indigo:
Design reuleaux, start of the top module:
module reuleaux(input logic clk, input logic rst_n, input logic [2:0] colour,
                input logic [7:0] centre_x, input logic [6:0] centre_y, input logic [7:0] diameter,
                input logic start, output logic done,
                output logic [7:0] vga_x, output logic [6:0] vga_y,
                output logic [2:0] vga_colour, output logic vga_plot);
Size: roughly 6700 cells after synthesis, about 49 I/O pins, ~39000 um2 of cells after synthesis.
clock: 54.9 ns
lec_check: 0
abc_area: 1
cap_margin: 20
core_aspect_ratio: 1.28
core_margin: 2
core_utilization: 64
cts_cluster_diameter: 220
cts_cluster_size: 33
gpl_routability_driven: 1
hold_slack_margin: 0.15
max_routing_layer: met4
min_routing_layer: met1
place_density_lb_addon: 0.27
slew_margin: 20
tns_end_percent: 75
run.sh (not shown) runs the stock make flow with config.mk's settings and CLKGATE_MAP_FILE=.
indigo went all the way through the flow, and no timing, DRC or antenna check failed.
Modified inputs, garnet compared to indigo
==> flow/config.mk <==
export PLATFORM = sky130hd
export DESIGN_NAME = reuleaux
export DESIGN_NICKNAME = reuleaux
export VERILOG_FILES = /design/flow/design.v
export SDC_FILE = /design/flow/constraint.sdc
export NUM_CORES = 4
export LEC_CHECK = 0
export ABC_AREA = 1
export CAP_MARGIN = 20
export CORE_MARGIN = 2
export CORE_UTILIZATION = 72
export PLACE_DENSITY = 0.4
export SLEW_MARGIN = 20
==> flow/constraint.sdc <==
create_clock -name core_clock -period 15.3 [get_ports {clk}]
set_input_delay 3.0600 -clock core_clock [delete_from_list [all_inputs] [get_ports {clk}]]
set_output_delay 3.0600 -clock core_clock [all_outputs]
set_load 0.01 [all_outputs]
Notes after the runs:
Higher number of cells in the design after placement goes to garnet over indigo. Vertical die dimension of garnet falls short of that of indigo by more than 10%. From indigo to garnet, simple-gate area share of the yosys netlist did not move at all. As the logs show, garnet stopped at clock tree synthesis (4_1_cts) after a tool error, so it never reached the end of the flow.
diff inputs: garnet => willow
-- flow/config.mk --
<<< garnet, line 10
export CORE_MARGIN = 2
export CORE_UTILIZATION = 72
export PLACE_DENSITY = 0.4
export SLEW_MARGIN = 20
>>> willow, line 10
export CORE_MARGIN = 2
export CORE_UTILIZATION = 72
export CTS_CLUSTER_DIAMETER = 393
export CTS_CLUSTER_SIZE = 10
export HOLD_SLACK_MARGIN = 0.23
export PLACE_DENSITY = 0.4
export SETUP_SLACK_MARGIN = 3.51
export SLEW_MARGIN = 20
export TNS_END_PERCENT = 5
Findings:
What ended willow was a tool error in global routing (5_1_grt); the run never finished.
garnet and willow ended up with roughly the same summed standard-cell area reported by yosys.
On count of placed standard cells including taps, willow tracks garnet almost exactly.
Comparing garnet against willow, there is no change at all in post-synthesis average cell area.
Looking at garnet and willow, the placer congestion estimate is a wash.
The following lists how lagoon was set up differently from willow:
==> flow/config.mk <==
export PLATFORM = sky130hd
export DESIGN_NAME = reuleaux
export DESIGN_NICKNAME = reuleaux
export VERILOG_FILES = /design/flow/design.v
export SDC_FILE = /design/flow/constraint.sdc
export NUM_CORES = 4
export LEC_CHECK = 0
export ABC_AREA = 1
export CAP_MARGIN = 20
export CORE_MARGIN = 2
export CORE_UTILIZATION = 66
export SETUP_SLACK_MARGIN = -2.0
export SLEW_MARGIN = 20
==> flow/constraint.sdc <==
create_clock -name core_clock -period 29.8 [get_ports {clk}]
set_input_delay 5.9600 -clock core_clock [delete_from_list [all_inputs] [get_ports {clk}]]
set_output_delay 5.9600 -clock core_clock [all_outputs]
set_load 0.01 [all_outputs]
==> results <==
- What the final checks of lagoon revealed, after a flow that finished every stage, was a layout that fails on negative setup slack.
- Looking at share of the core filled by cells before placement, lagoon sits 5.4 points lower than willow does.
- In lagoon, the number of cell rows came out about 3.5% above the value in willow.
- The die used by lagoon is larger than the one used by willow.
- Delta (lagoon minus willow): die width now larger; post-cts resize count fell by 254; placed instance count now sits lower; routability-driven placement congestion ratio moved down; post-CTS setup buffer count went down 32.
- Detailed placer's ending HPWL ended up about 20% lower on lagoon than on willow.
What quartz does differently from lagoon at the input level:
==> flow/config.mk <==
export PLATFORM = sky130hd
export DESIGN_NAME = reuleaux
export DESIGN_NICKNAME = reuleaux
export VERILOG_FILES = /design/flow/design.v
export SDC_FILE = /design/flow/constraint.sdc
export NUM_CORES = 4
export LEC_CHECK = 0
export CAP_MARGIN = 20
export CORE_MARGIN = 2
export CORE_UTILIZATION = 40
export SLEW_MARGIN = 20
==> flow/constraint.sdc <==
create_clock -name core_clock -period 40.0 [get_ports {clk}]
set_input_delay 8.0000 -clock core_clock [delete_from_list [all_inputs] [get_ports {clk}]]
set_output_delay 8.0000 -clock core_clock [all_outputs]
set_load 0.01 [all_outputs]
### Flow results
- Compare quartz and lagoon | worst reg-to-reg path cell count higher: quartz
- Against lagoon, quartz comes in 1 lower on length of the first detailed-routing pass in iterations.
- For the post-route core utilization, quartz came in 34 points lower than lagoon did.
- Of the two candidates, lagoon has the worse slack of the critical path and quartz the better one.
- quartz ran to completion and came out clean on the timing, design-rule and antenna checks.
- quartz reports a higher number of buffers inserted to repair setup after CTS than lagoon does.
- Area of the core region delta for quartz relative to lagoon: 53% higher
- Taking lagoon as the reference, in quartz required time at the worst-slack endpoint increased by 8.16 ns relative to the old numbers; final instance area decreased by 6300 um2 relative to the old numbers.
